==> v18 <==
Design izhikevich_neuron, start of the top module:
module izhikevich_neuron #(parameter DT = 16'h0100)  
(
    input wire clk,
    input wire rst,
    input wire [15:0] I,           
    output reg spike               
);
    reg signed [15:0] v, u;
    wire signed [15:0] a = 16'h0051;    
    wire signed [15:0] b = 16'h0200;    
    wire signed [15:0] c = -16'sd16640;  
    wire signed [15:0] d = 16'h0800;    
    wire signed [15:0] v_sq;
    wire signed [15:0] term1, term2, term3, dv_raw, du_raw;
    wire signed [15:0] bv;
    localparam signed [15:0] V_THRESH = 16'd7680;  
    cordic_mult sq_v (.x(v), .y(v), .out(v_sq));
    cordic_mult mul_004 (.x(16'h0148), .y(v_sq), .out(term1));
    cordic_mult mul_5v (.x(16'h0500), .y(v), .out(term2));
    assign term3 = 16'd35840;  
    assign dv_raw = term1 + term2 + term3 - u + I;
    cordic_mult mul_bv (.x(b), .y(v), .out(bv));
    assign du_raw = (bv - u);
    wire signed [15:0] du;
    cordic_mult mul_a (.x(a), .y(du_raw), .out(du));
    wire signed [31:0] dv_dt = dv_raw * $signed(DT);
    wire signed [31:0] du_dt = du * $signed(DT);
    always @(posedge clk or posedge rst) begin
        if (rst) begin
            v <= c;
            u <= 0;
            spike <= 0;
        end else begin
            if (v >= V_THRESH) begin
                v <= c;
                u <= u + d;
                spike <= 1;
            end else begin
                v <= v + dv_dt[23:8];  
                u <= u + du_dt[23:8];
                spike <= 0;
  ...
==> flow/config.mk <==
export PLATFORM = sky130hd
export DESIGN_NAME = izhikevich_neuron
export DESIGN_NICKNAME = izhikevich_neuron
export VERILOG_FILES = /design/flow/design.v
export SDC_FILE = /design/flow/constraint.sdc
export NUM_CORES = 4
export LEC_CHECK = 0
export CAP_MARGIN = 20
export CELL_PAD_IN_SITES_DETAIL_PLACEMENT = 2
export CELL_PAD_IN_SITES_GLOBAL_PLACEMENT = 2
export CORE_MARGIN = 6
export CORE_UTILIZATION = 55
export CTS_CLUSTER_DIAMETER = 260
export CTS_CLUSTER_SIZE = 86
export GPL_ROUTABILITY_DRIVEN = 0
export HOLD_SLACK_MARGIN = 0.22
export MIN_ROUTING_LAYER = met2
export PLACE_DENSITY = 0.51
export SETUP_SLACK_MARGIN = 1.1
export SLEW_MARGIN = 5
export TNS_END_PERCENT = 25
==> flow/constraint.sdc <==
create_clock -name core_clock -period 8.2 [get_ports {clk}]
set_input_delay 1.6400 -clock core_clock [delete_from_list [all_inputs] [get_ports {clk}]]
set_output_delay 1.6400 -clock core_clock [all_outputs]
set_load 0.01 [all_outputs]
run.sh (not shown) runs the stock make flow with config.mk's settings and CLKGATE_MAP_FILE=.
==> inputs of v5, as changes to v18 <==
CELL_PAD_IN_SITES_DETAIL_PLACEMENT = not set   (was 2)
CELL_PAD_IN_SITES_GLOBAL_PLACEMENT = not set   (was 2)
CORE_MARGIN = 2   (was 6)
CORE_UTILIZATION = 64   (was 55)
CTS_CLUSTER_DIAMETER = not set   (was 260)
CTS_CLUSTER_SIZE = not set   (was 86)
GPL_ROUTABILITY_DRIVEN = not set   (was 0)
HOLD_SLACK_MARGIN = not set   (was 0.22)
MIN_ROUTING_LAYER = not set   (was met2)
PLACE_DENSITY = not set   (was 0.51)
SETUP_SLACK_MARGIN = not set   (was 1.1)
SLEW_MARGIN = 20   (was 5)
TNS_END_PERCENT = not set   (was 25)
==> flow/constraint.sdc (replaced) <==
create_clock -name core_clock -period 6.49 [get_ports {clk}]
set_input_delay 1.2980 -clock core_clock [delete_from_list [all_inputs] [get_ports {clk}]]
set_output_delay 1.2980 -clock core_clock [all_outputs]
set_load 0.01 [all_outputs]
==> inputs of v30, as changes to v18 <==
CELL_PAD_IN_SITES_DETAIL_PLACEMENT = not set   (was 2)
CELL_PAD_IN_SITES_GLOBAL_PLACEMENT = not set   (was 2)
CORE_MARGIN = 2   (was 6)
CORE_UTILIZATION = 56   (was 55)
CTS_CLUSTER_DIAMETER = not set   (was 260)
CTS_CLUSTER_SIZE = not set   (was 86)
GPL_ROUTABILITY_DRIVEN = not set   (was 0)
HOLD_SLACK_MARGIN = not set   (was 0.22)
MIN_ROUTING_LAYER = not set   (was met2)
PLACE_DENSITY = not set   (was 0.51)
SETUP_SLACK_MARGIN = not set   (was 1.1)
SLEW_MARGIN = 20   (was 5)
TNS_END_PERCENT = not set   (was 25)
==> flow/constraint.sdc (replaced) <==
create_clock -name core_clock -period 6.65 [get_ports {clk}]
set_input_delay 1.3300 -clock core_clock [delete_from_list [all_inputs] [get_ports {clk}]]
set_output_delay 1.3300 -clock core_clock [all_outputs]
set_load 0.01 [all_outputs]
==> results <==
- v5 ran to the end with violations: setup timing. v18 stopped in detailed placement on DPL-0033. v30 produced a layout that fails on setup timing.
- Against v18, the die area of v5 is smaller by about 21%.
- Utilization: v5 is higher than v30 (13 points).
- Between v30 and v5, the lower cell count is in v5 (gap about 1.7%, measured against v5).


==> run a <==
==> flow/design.v <==
module izhikevich_neuron #(parameter DT = 16'h0100)  
(
    input wire clk,
    input wire rst,
    input wire [15:0] I,           
    output reg spike               
);
    reg signed [15:0] v, u;
    wire signed [15:0] a = 16'h0051;    
    wire signed [15:0] b = 16'h0200;    
    wire signed [15:0] c = -16'sd16640;  
    wire signed [15:0] d = 16'h0800;    
    wire signed [15:0] v_sq;
    wire signed [15:0] term1, term2, term3, dv_raw, du_raw;
    wire signed [15:0] bv;
    localparam signed [15:0] V_THRESH = 16'd7680;  
    cordic_mult sq_v (.x(v), .y(v), .out(v_sq));
    cordic_mult mul_004 (.x(16'h0148), .y(v_sq), .out(term1));
    cordic_mult mul_5v (.x(16'h0500), .y(v), .out(term2));
    assign term3 = 16'd35840;  
    assign dv_raw = term1 + term2 + term3 - u + I;
    cordic_mult mul_bv (.x(b), .y(v), .out(bv));
    assign du_raw = (bv - u);
    wire signed [15:0] du;
    cordic_mult mul_a (.x(a), .y(du_raw), .out(du));
    wire signed [31:0] dv_dt = dv_raw * $signed(DT);
    wire signed [31:0] du_dt = du * $signed(DT);
    always @(posedge clk or posedge rst) begin
        if (rst) begin
            v <= c;
            u <= 0;
            spike <= 0;
        end else begin
            if (v >= V_THRESH) begin
                v <= c;
                u <= u + d;
                spike <= 1;
            end else begin
                v <= v + dv_dt[23:8];  
                u <= u + du_dt[23:8];
                spike <= 0;
            end
        end
    end
endmodule
module cordic_mult(
    input signed [15:0] x,
    input signed [15:0] y,
    output signed [15:0] out
);
    wire signed [31:0] temp;
    assign temp = x * y;
    assign out = temp[23:8];  
endmodule
==> flow/run.sh <==
#!/bin/bash
# the make line also repeats each setting of config.mk as NAME=value (left out here)
make -C /OpenROAD-flow-scripts/flow DESIGN_CONFIG=/design/flow/config.mk WORK_HOME=/design/flow/orfs CLKGATE_MAP_FILE= finish
==> flow/config.mk <==
export PLATFORM = sky130hd
export DESIGN_NAME = izhikevich_neuron
export DESIGN_NICKNAME = izhikevich_neuron
export VERILOG_FILES = /design/flow/design.v
export SDC_FILE = /design/flow/constraint.sdc
export NUM_CORES = 4
export LEC_CHECK = 0
export ABC_AREA = 0
export CAP_MARGIN = 25
export CELL_PAD_IN_SITES_GLOBAL_PLACEMENT = 2
export CORE_MARGIN = 10
export CORE_UTILIZATION = 30
export CTS_CLUSTER_SIZE = 22
export GPL_ROUTABILITY_DRIVEN = 0
export HOLD_SLACK_MARGIN = 0.25
export MAX_ROUTING_LAYER = met4
export MIN_ROUTING_LAYER = met2
export PLACE_DENSITY_LB_ADDON = 0.27
export SETUP_SLACK_MARGIN = -1.07
export SLEW_MARGIN = 10
==> flow/constraint.sdc <==
create_clock -name core_clock -period 12.0 [get_ports {clk}]
set_input_delay 2.4000 -clock core_clock [delete_from_list [all_inputs] [get_ports {clk}]]
set_output_delay 2.4000 -clock core_clock [all_outputs]
set_load 0.01 [all_outputs]
==> run b (differences from run a) <==
ABC_AREA = 1   (was 0)
CAP_MARGIN = 20   (was 25)
CELL_PAD_IN_SITES_GLOBAL_PLACEMENT = default   (was 2)
CORE_MARGIN = 2   (was 10)
CORE_UTILIZATION = 40   (was 30)
CTS_CLUSTER_DIAMETER = 331   (was default)
CTS_CLUSTER_SIZE = 100   (was 22)
GPL_ROUTABILITY_DRIVEN = default   (was 0)
HOLD_SLACK_MARGIN = default   (was 0.25)
MAX_ROUTING_LAYER = default   (was met4)
MIN_ROUTING_LAYER = default   (was met2)
PLACE_DENSITY_LB_ADDON = 0.3   (was 0.27)
SETUP_SLACK_MARGIN = default   (was -1.07)
SLEW_MARGIN = 20   (was 10)
TNS_END_PERCENT = 10   (was default)
==> run c (differences from run a) <==
ABC_AREA = default   (was 0)
CAP_MARGIN = 20   (was 25)
CELL_PAD_IN_SITES_GLOBAL_PLACEMENT = default   (was 2)
CORE_MARGIN = 2   (was 10)
CORE_UTILIZATION = 68   (was 30)
CTS_CLUSTER_DIAMETER = 358   (was default)
CTS_CLUSTER_SIZE = default   (was 22)
GPL_ROUTABILITY_DRIVEN = default   (was 0)
HOLD_SLACK_MARGIN = default   (was 0.25)
MAX_ROUTING_LAYER = default   (was met4)
MIN_ROUTING_LAYER = default   (was met2)
PLACE_DENSITY = 0.6   (was default)
PLACE_DENSITY_LB_ADDON = default   (was 0.27)
SETUP_SLACK_MARGIN = default   (was -1.07)
SLEW_MARGIN = 20   (was 10)
==> flow/constraint.sdc (replaced) <==
create_clock -name core_clock -period 10.0 [get_ports {clk}]
set_input_delay 2.0000 -clock core_clock [delete_from_list [all_inputs] [get_ports {clk}]]
set_output_delay 2.0000 -clock core_clock [all_outputs]
set_load 0.01 [all_outputs]
==> results <==
Fmax: run b is higher than run c (about 1%). Against run c, the register-to-register slack of run a is higher by 1300 ps. Cell area, highest first: run c, run b, run a. Run c completed, yet does not pass: setup timing. Run b went through all stages and came out clean. Run a finished but failed the layout checks on setup timing. Of run b and run a, run b has the higher synthesized cell count (gap about 24%, measured against run a). Area after synthesis: run b is larger than run c (7.1%).
==> figures <==
metric	run a	run c	run b
Status	failed layout checks	failed layout checks	finished clean
Layout check failures	setup timing	setup timing	-
Placement Setup Slack	-214 ps	-1280 ps	-37.9 ps
OpenROAD warnings	29	34	30
Final count of negative-setup-slack endpoints	1	13	0
Min Tclk post-route	12250 ps	11570 ps	11450 ps
Count of vias placed by the detailed router	14400	12700	12200
Worst R2R Path Depth	41	47	46
Layout Cells excl Fill	2317	2171	2563
Effective utilization at floorplan	30.5%	69.4%	40.6%
Wire length of the first global-routing pass	60000 µm	64100 µm	62000 µm
Clock latency on the worst-skew pair	300 ps	310 ps	280 ps
